==> job 6775 <==
// armreduced
module armreduced(
	input clk,
	input reset,
	output[31:0] pc,
	input[31:0] inst,
	input nIRQ,
	output[3:0] be,
	output[31:0] memaddr,
	output memwrite,
	output memread,
	output[31:0] writedata,
	input[31:0] readdata
	);
==> flow/config.mk <==
export PLATFORM = sky130hd
export DESIGN_NAME = armreduced
export DESIGN_NICKNAME = armreduced
export VERILOG_FILES = /design/flow/design.v
export SDC_FILE = /design/flow/constraint.sdc
export NUM_CORES = 4
export LEC_CHECK = 0
export CAP_MARGIN = 40
export CELL_PAD_IN_SITES_DETAIL_PLACEMENT = 2
export CORE_ASPECT_RATIO = 1.86
export CORE_MARGIN = 10
export CORE_UTILIZATION = 57
export CTS_CLUSTER_DIAMETER = 398
export GPL_ROUTABILITY_DRIVEN = 0
export HOLD_SLACK_MARGIN = 0.16
export MAX_ROUTING_LAYER = met5
export MIN_ROUTING_LAYER = met2
export PLACE_DENSITY_LB_ADDON = 0.02
export SLEW_MARGIN = 20
==> flow/constraint.sdc <==
create_clock -name core_clock -period 14.9 [get_ports {clk}]
set_input_delay 2.9800 -clock core_clock [delete_from_list [all_inputs] [get_ports {clk}]]
set_output_delay 2.9800 -clock core_clock [all_outputs]
set_load 0.01 [all_outputs]
run.sh (not shown) runs the stock make flow with config.mk's settings and CLKGATE_MAP_FILE=.
==> inputs of job 3375, as changes to job 6775 <==
- ABC_AREA: unset -> 0
- CAP_MARGIN: 40 -> 20
- CELL_PAD_IN_SITES_DETAIL_PLACEMENT: 2 -> 1
- CELL_PAD_IN_SITES_GLOBAL_PLACEMENT: unset -> 3
- CORE_ASPECT_RATIO: 1.86 -> 0.52
- CORE_MARGIN: 10 -> 4
- CORE_UTILIZATION: 57 -> 40
- CTS_CLUSTER_DIAMETER: 398 -> unset
- GPL_ROUTABILITY_DRIVEN: 0 -> 1
- GPL_TIMING_DRIVEN: unset -> 0
- HOLD_SLACK_MARGIN: 0.16 -> unset
- MAX_ROUTING_LAYER: met5 -> unset
- PLACE_DENSITY: unset -> 0.54
- PLACE_DENSITY_LB_ADDON: 0.02 -> unset
- SETUP_SLACK_MARGIN: unset -> -1.15
- SLEW_MARGIN: 20 -> 5
- TNS_END_PERCENT: unset -> 95
==> flow/constraint.sdc (replaced) <==
create_clock -name core_clock -period 20.0 [get_ports {clk}]
set_input_delay 4.0000 -clock core_clock [delete_from_list [all_inputs] [get_ports {clk}]]
set_output_delay 4.0000 -clock core_clock [all_outputs]
set_load 0.01 [all_outputs]
==> inputs of job 6803, as changes to job 6775 <==
- CAP_MARGIN: 40 -> 20
- CELL_PAD_IN_SITES_DETAIL_PLACEMENT: 2 -> unset
- CORE_ASPECT_RATIO: 1.86 -> unset
- CORE_MARGIN: 10 -> 2
- CORE_UTILIZATION: 57 -> 70
- CTS_CLUSTER_DIAMETER: 398 -> 370
- CTS_CLUSTER_SIZE: unset -> 20
- GPL_ROUTABILITY_DRIVEN: 0 -> unset
- HOLD_SLACK_MARGIN: 0.16 -> unset
- MAX_ROUTING_LAYER: met5 -> unset
- MIN_ROUTING_LAYER: met2 -> unset
- PLACE_DENSITY: unset -> 0.64
- PLACE_DENSITY_LB_ADDON: 0.02 -> unset
- SETUP_SLACK_MARGIN: unset -> 1.07
==> flow/constraint.sdc (replaced) <==
create_clock -name core_clock -period 9.4 [get_ports {clk}]
set_input_delay 1.8800 -clock core_clock [delete_from_list [all_inputs] [get_ports {clk}]]
set_output_delay 1.8800 -clock core_clock [all_outputs]
set_load 0.01 [all_outputs]
==> comparison <==
- Job 6775 did not get past 3_5_place_dp with DPL-0033. Job 6803 aborted during 5_1_grt. Job 3375 ended with an error in 5_1_grt with GRT-0116.
- Synthesized cell count is the same in job 3375 and job 6775.
- In job 6803 the die size is lower than in job 3375, by 44%.
- In synthesized area, job 6803 and job 3375 do not differ.


==> inputs of 10-06 <==
armreduced again, from the RTL that the note above started with.
make LEC_CHECK=0 CAP_MARGIN=20 CORE_MARGIN=2 CORE_UTILIZATION=70 CTS_CLUSTER_DIAMETER=370 CTS_CLUSTER_SIZE=22 HOLD_SLACK_MARGIN=0.29 SETUP_SLACK_MARGIN=1.07 SLEW_MARGIN=20 finish   # period 9.4 ns
==> 04-02: changes against 10-06 <==
--- a/flow/config.mk
+++ b/flow/config.mk
@@ -8,8 +8,8 @@
 export CAP_MARGIN = 20
 export CORE_MARGIN = 2
-export CORE_UTILIZATION = 70
-export CTS_CLUSTER_DIAMETER = 370
-export CTS_CLUSTER_SIZE = 22
+export CORE_UTILIZATION = 65
+export CTS_CLUSTER_DIAMETER = 384
 export HOLD_SLACK_MARGIN = 0.29
-export SETUP_SLACK_MARGIN = 1.07
+export SETUP_SLACK_MARGIN = 2.33
 export SLEW_MARGIN = 20
+export TNS_END_PERCENT = 5
==> 12-23: changes against 10-06 <==
==> flow/config.mk (replaced) <==
export PLATFORM = sky130hd
export DESIGN_NAME = armreduced
export DESIGN_NICKNAME = armreduced
export VERILOG_FILES = /design/flow/design.v
export SDC_FILE = /design/flow/constraint.sdc
export NUM_CORES = 4
export LEC_CHECK = 0
export ABC_AREA = 1
export CAP_MARGIN = 25
export CELL_PAD_IN_SITES_DETAIL_PLACEMENT = 2
export CELL_PAD_IN_SITES_GLOBAL_PLACEMENT = 3
export CORE_ASPECT_RATIO = 1.62
export CORE_MARGIN = 2
export CORE_UTILIZATION = 31
export CTS_CLUSTER_DIAMETER = 61
export CTS_CLUSTER_SIZE = 88
export HOLD_SLACK_MARGIN = 0.26
export MAX_ROUTING_LAYER = met5
export PLACE_DENSITY_LB_ADDON = 0.04
export SLEW_MARGIN = 20
export TNS_END_PERCENT = 70
==> flow/constraint.sdc (replaced) <==
create_clock -name core_clock -period 24.6 [get_ports {clk}]
set_input_delay 4.9200 -clock core_clock [delete_from_list [all_inputs] [get_ports {clk}]]
set_output_delay 4.9200 -clock core_clock [all_outputs]
set_load 0.01 [all_outputs]
==> 04-24: changes against 10-06 <==
--- a/flow/config.mk
+++ b/flow/config.mk
@@ -8,8 +8,5 @@
 export CAP_MARGIN = 20
 export CORE_MARGIN = 2
-export CORE_UTILIZATION = 70
-export CTS_CLUSTER_DIAMETER = 370
-export CTS_CLUSTER_SIZE = 22
-export HOLD_SLACK_MARGIN = 0.29
+export CORE_UTILIZATION = 58
 export SETUP_SLACK_MARGIN = 1.07
 export SLEW_MARGIN = 20
==> summary of the runs <==
- 04-02 never finished: it broke off in global routing (5_1_grt), error GRT-0232. 10-06 stopped in global routing (5_1_grt). 12-23 went through all stages and came out clean. 04-24 ran to the end with no violations.
- In 12-23 the first-iteration DRC count is smaller than in 04-24, by about 54%.
- Between 12-23 and 04-24, the lower non-clock buffer count is in 12-23 (gap 64).
- Between 04-24 and 12-23, the lower count of clock-buffer cells in the layout is in 12-23 (gap 24).
- Die area: 12-23 > 04-24 > 04-02 > 10-06.
- In 12-23 the cell count is larger than in 04-24, by about 36%.
- Against 12-23, the worst setup slack of 04-24 is worse by 3.9 ns.
- Between 04-24 and 12-23, the lower synthesized cell count is in 04-24 (gap 24%, measured against 12-23).
- The clock power of 04-24 is 2.7 times that of 12-23.
Power and IR drop assume default switching activity.
